Setup of v54:
## Top_1553B_APB
module Top_1553B_APB
(
  APB_CLK,
  APB_RESETn,
  APB_RDATA,
  APB_READY,
  APB_SLVERR,
  APB_STRB,
  APB_PROT, 
  APB_ADDR,
  APB_ENABLE,
  APB_WRITE,
  APB_WDATA,
  APB_SEL,
  rx0_1553,
  tx0_1553,
  tx0_en,
  rx1_1553,
  tx1_1553,
  tx1_en
);
localparam DATAWIDTH = 32;
localparam APB_STRB_WIDTH = 8;
localparam REGSNUM = 8;
localparam REGS_ADDRWIDTH = 3;
input                               APB_CLK;
input                               APB_RESETn;
output [DATAWIDTH-1 : 0]            APB_RDATA;
output                              APB_READY;
output                              APB_SLVERR;
input  [APB_STRB_WIDTH-1 : 0]       APB_STRB;
input  [2 : 0]                      APB_PROT;
input  [DATAWIDTH-1 : 0]            APB_ADDR;
input                               APB_ENABLE;
input                               APB_WRITE;
input  [DATAWIDTH-1 : 0]            APB_WDATA;
input                               APB_SEL;
input     [1:0] rx0_1553;
output    [1:0] tx0_1553;
output    tx0_en;
input     [1:0] rx1_1553;
output    [1:0] tx1_1553;
output    tx1_en;
wire [DATAWIDTH*REGSNUM-1 : 0]    RegsDataOut;
wire [DATAWIDTH*REGSNUM-1 : 0]    RegsDataIn;
wire                              beWrdOut;
wire                              beReadOut;
wire [REGS_ADDRWIDTH-1 : 0]       RegsAddrOut;
APB_Slave_Interface#(
    .DATAWIDTH  (DATAWIDTH),
    .REGSNUM    (REGSNUM)
)APB_Inter_inst(
    .APB_CLK(APB_CLK),
    .APB_RESETn(APB_RESETn),
    .APB_RDATA(APB_RDATA),
  ...
Size: roughly 5,700 cells after synthesis, roughly 1,700 flip-flops, ~120 I/O pins, ~69,000 sq um of cells after synthesis.
Settings: LEC_CHECK=0, ABC_AREA=1, CAP_MARGIN=0, CELL_PAD_IN_SITES_DETAIL_PLACEMENT=0, CORE_MARGIN=2, CORE_UTILIZATION=72, CTS_CLUSTER_DIAMETER=346, CTS_CLUSTER_SIZE=15, GPL_ROUTABILITY_DRIVEN=0, GPL_TIMING_DRIVEN=1, HOLD_SLACK_MARGIN=0.29, MAX_ROUTING_LAYER=met5, MIN_ROUTING_LAYER=met1, PLACE_DENSITY=0.65, SETUP_SLACK_MARGIN=-0.0, SLEW_MARGIN=40; clock period 2.38 ns.
run.sh (not shown) runs the stock make flow with config.mk's settings and CLKGATE_MAP_FILE=.
What the final checks of v54 revealed, after a flow that finished every stage, was a layout that fails on negative setup slack.
Input changes introduced in v2 (baseline for comparison: v54):
# v54
export LEC_CHECK = 0
export ABC_AREA = 1
export CAP_MARGIN = 0
export CELL_PAD_IN_SITES_DETAIL_PLACEMENT = 0
export CORE_MARGIN = 2
export CORE_UTILIZATION = 72
export CTS_CLUSTER_DIAMETER = 346
export CTS_CLUSTER_SIZE = 15
export GPL_ROUTABILITY_DRIVEN = 0
export GPL_TIMING_DRIVEN = 1
export HOLD_SLACK_MARGIN = 0.29
export MAX_ROUTING_LAYER = met5
export MIN_ROUTING_LAYER = met1
export PLACE_DENSITY = 0.65
export SETUP_SLACK_MARGIN = -0.0
export SLEW_MARGIN = 40
create_clock -name core_clock -period 2.38 [get_ports {APB_CLK}]
# v2
export LEC_CHECK = 0
export CAP_MARGIN = 20
export CORE_MARGIN = 2
export CORE_UTILIZATION = 72
export CTS_CLUSTER_SIZE = 17
export SLEW_MARGIN = 20
create_clock -name core_clock -period 2.34 [get_ports {APB_CLK}]
Findings:
The run with more setup slack is v54; v2 has less.
On post-layout period usage of the worst path: v2 sits above v54.
Area of the synthesized netlist per yosys stat, v2 and v54: larger value in v54
v2: via count is 14% lower than what v54 reported.
v2 ran in full, but the layout does not pass; the checks complain about negative setup slack.
Clock-cell share of area: v2 vs v54 up 1.8 points
Comparing v2 against v54, there is no change at all in sequential cell count.
[v2 vs v54] maximum net fanout on the critical path: higher in v2
For v10, these inputs were changed with respect to v2:
# v2
export LEC_CHECK = 0
export CAP_MARGIN = 20
export CORE_MARGIN = 2
export CORE_UTILIZATION = 72
export CTS_CLUSTER_SIZE = 17
export SLEW_MARGIN = 20
create_clock -name core_clock -period 2.34 [get_ports {APB_CLK}]
# v10
export LEC_CHECK = 0
export CAP_MARGIN = 20
export CORE_MARGIN = 2
export CORE_UTILIZATION = 72
export CTS_CLUSTER_SIZE = 17
export SETUP_SLACK_MARGIN = 0.69
export SLEW_MARGIN = 20
create_clock -name core_clock -period 2.33 [get_ports {APB_CLK}]
==> comparison <==
FAIL v10 @ 5_1_grt: tool exited with error. In v10 the post-cts resize count turned out 99 higher than in v2. v10 against v2: die size saw little to no change; register area share after synthesis saw little to no change; quantity of I/O buffers inserted on ports saw little to no change; chip area line of the yosys report saw little to no change; compound-gate portion of the synthesized area saw little to no change. Any difference in post-place instance area between v2 and v10 is small enough to ignore. Reported for v2 and v10, height of the die turned out identical to the last digit. Post-placement cell count essentially unchanged between v10 and v2. In v10 relative to v2, global placer's final weighted congestion had gone up slightly.
Setup changes, v10 to v40
# v10
export LEC_CHECK = 0
export CAP_MARGIN = 20
export CORE_MARGIN = 2
export CORE_UTILIZATION = 72
export CTS_CLUSTER_SIZE = 17
export SETUP_SLACK_MARGIN = 0.69
export SLEW_MARGIN = 20
create_clock -name core_clock -period 2.33 [get_ports {APB_CLK}]
# v40
export LEC_CHECK = 0
export ABC_AREA = 1
export CAP_MARGIN = 0
export CELL_PAD_IN_SITES_DETAIL_PLACEMENT = 0
export CORE_MARGIN = 2
export CORE_UTILIZATION = 72
export CTS_CLUSTER_DIAMETER = 346
export CTS_CLUSTER_SIZE = 15
export GPL_ROUTABILITY_DRIVEN = 0
export GPL_TIMING_DRIVEN = 1
export MAX_ROUTING_LAYER = met5
export MIN_ROUTING_LAYER = met1
export PLACE_DENSITY = 0.65
export SETUP_SLACK_MARGIN = -0.15
export SLEW_MARGIN = 20
create_clock -name core_clock -period 2.33 [get_ports {APB_CLK}]
Results
v40 finished every stage; the final checks, however, were not passed, the failures being negative setup slack. The final reports for v40 and v10 show count of unique library cells instantiated by Yosys lower in the former. Compared with v10, in v40 cell count listed in synth_stat.txt went up, synthesized cell count now sits higher, TritonCTS buffer count went down 31. Comparing v10 and v40, estimated wirelength of the detail-placed design is higher on v40. The proportion of synthesized chip area in sequential cells in v40 was lower than what v10 gave. Cmp v40 vs v10: area of the mapped netlist higher in v40.
## Diff of input files: v4 against v40
# v40
export LEC_CHECK = 0
export ABC_AREA = 1
export CAP_MARGIN = 0
export CELL_PAD_IN_SITES_DETAIL_PLACEMENT = 0
export CORE_MARGIN = 2
export CORE_UTILIZATION = 72
export CTS_CLUSTER_DIAMETER = 346
export CTS_CLUSTER_SIZE = 15
export GPL_ROUTABILITY_DRIVEN = 0
export GPL_TIMING_DRIVEN = 1
export MAX_ROUTING_LAYER = met5
export MIN_ROUTING_LAYER = met1
export PLACE_DENSITY = 0.65
export SETUP_SLACK_MARGIN = -0.15
export SLEW_MARGIN = 20
create_clock -name core_clock -period 2.33 [get_ports {APB_CLK}]
# v4
export LEC_CHECK = 0
export CAP_MARGIN = 20
export CORE_MARGIN = 2
export CORE_UTILIZATION = 72
export CTS_CLUSTER_SIZE = 17
export SETUP_SLACK_MARGIN = -0.23
export SLEW_MARGIN = 20
create_clock -name core_clock -period 2.33 [get_ports {APB_CLK}]
Findings:
Status for v40 and v4: no clean run
Re count of clock-buffer cells in the layout: v4 is about 2% up on v40.
Taking v40 as the reference, in v4 global-route usage higher, sequential share of the synthesized area higher, combinational power lower.
Worst-case setup slack after placement: v40 and v4 compared, higher one is v4
v4 ended with less cell count after placement than v40.
Compared with v40, v4 shows combinational share of power lower by 9.7 points.
Looking at worst hold slack across both flows, v4 is the weaker of the two, with v40 ahead.
v4 ends up with a core utilization that is 2.2 points higher than in v40.
Looking at area of the die across v40 and v4, the one that comes out higher is v40.
The estimated power of v4 ends up lower than the estimate for v40.
Modified inputs, v28 compared to v4
# v4
export LEC_CHECK = 0
export CAP_MARGIN = 20
export CORE_MARGIN = 2
export CORE_UTILIZATION = 72
export CTS_CLUSTER_SIZE = 17
export SETUP_SLACK_MARGIN = -0.23
export SLEW_MARGIN = 20
create_clock -name core_clock -period 2.33 [get_ports {APB_CLK}]
# v28
export LEC_CHECK = 0
export CAP_MARGIN = 20
export CORE_MARGIN = 2
export CORE_UTILIZATION = 72
export MAX_ROUTING_LAYER = met4
export SLEW_MARGIN = 20
create_clock -name core_clock -period 7.19 [get_ports {APB_CLK}]
Notes after the runs:
- v28 finished end to end and its layout was clean on timing, DRC and antenna.
- v28 ended with less net switching fraction of the power than v4.
- In the final reports, the cell area of v28 is smaller than that of v4.
- v4 → v28: number of global-route vias before repair now sits lower, share of total power in sequential cells increased by 0.7 points relative to the old numbers, instance count after placement with tap cells included lost 220.
Power is estimated from default activity; no workload was simulated.
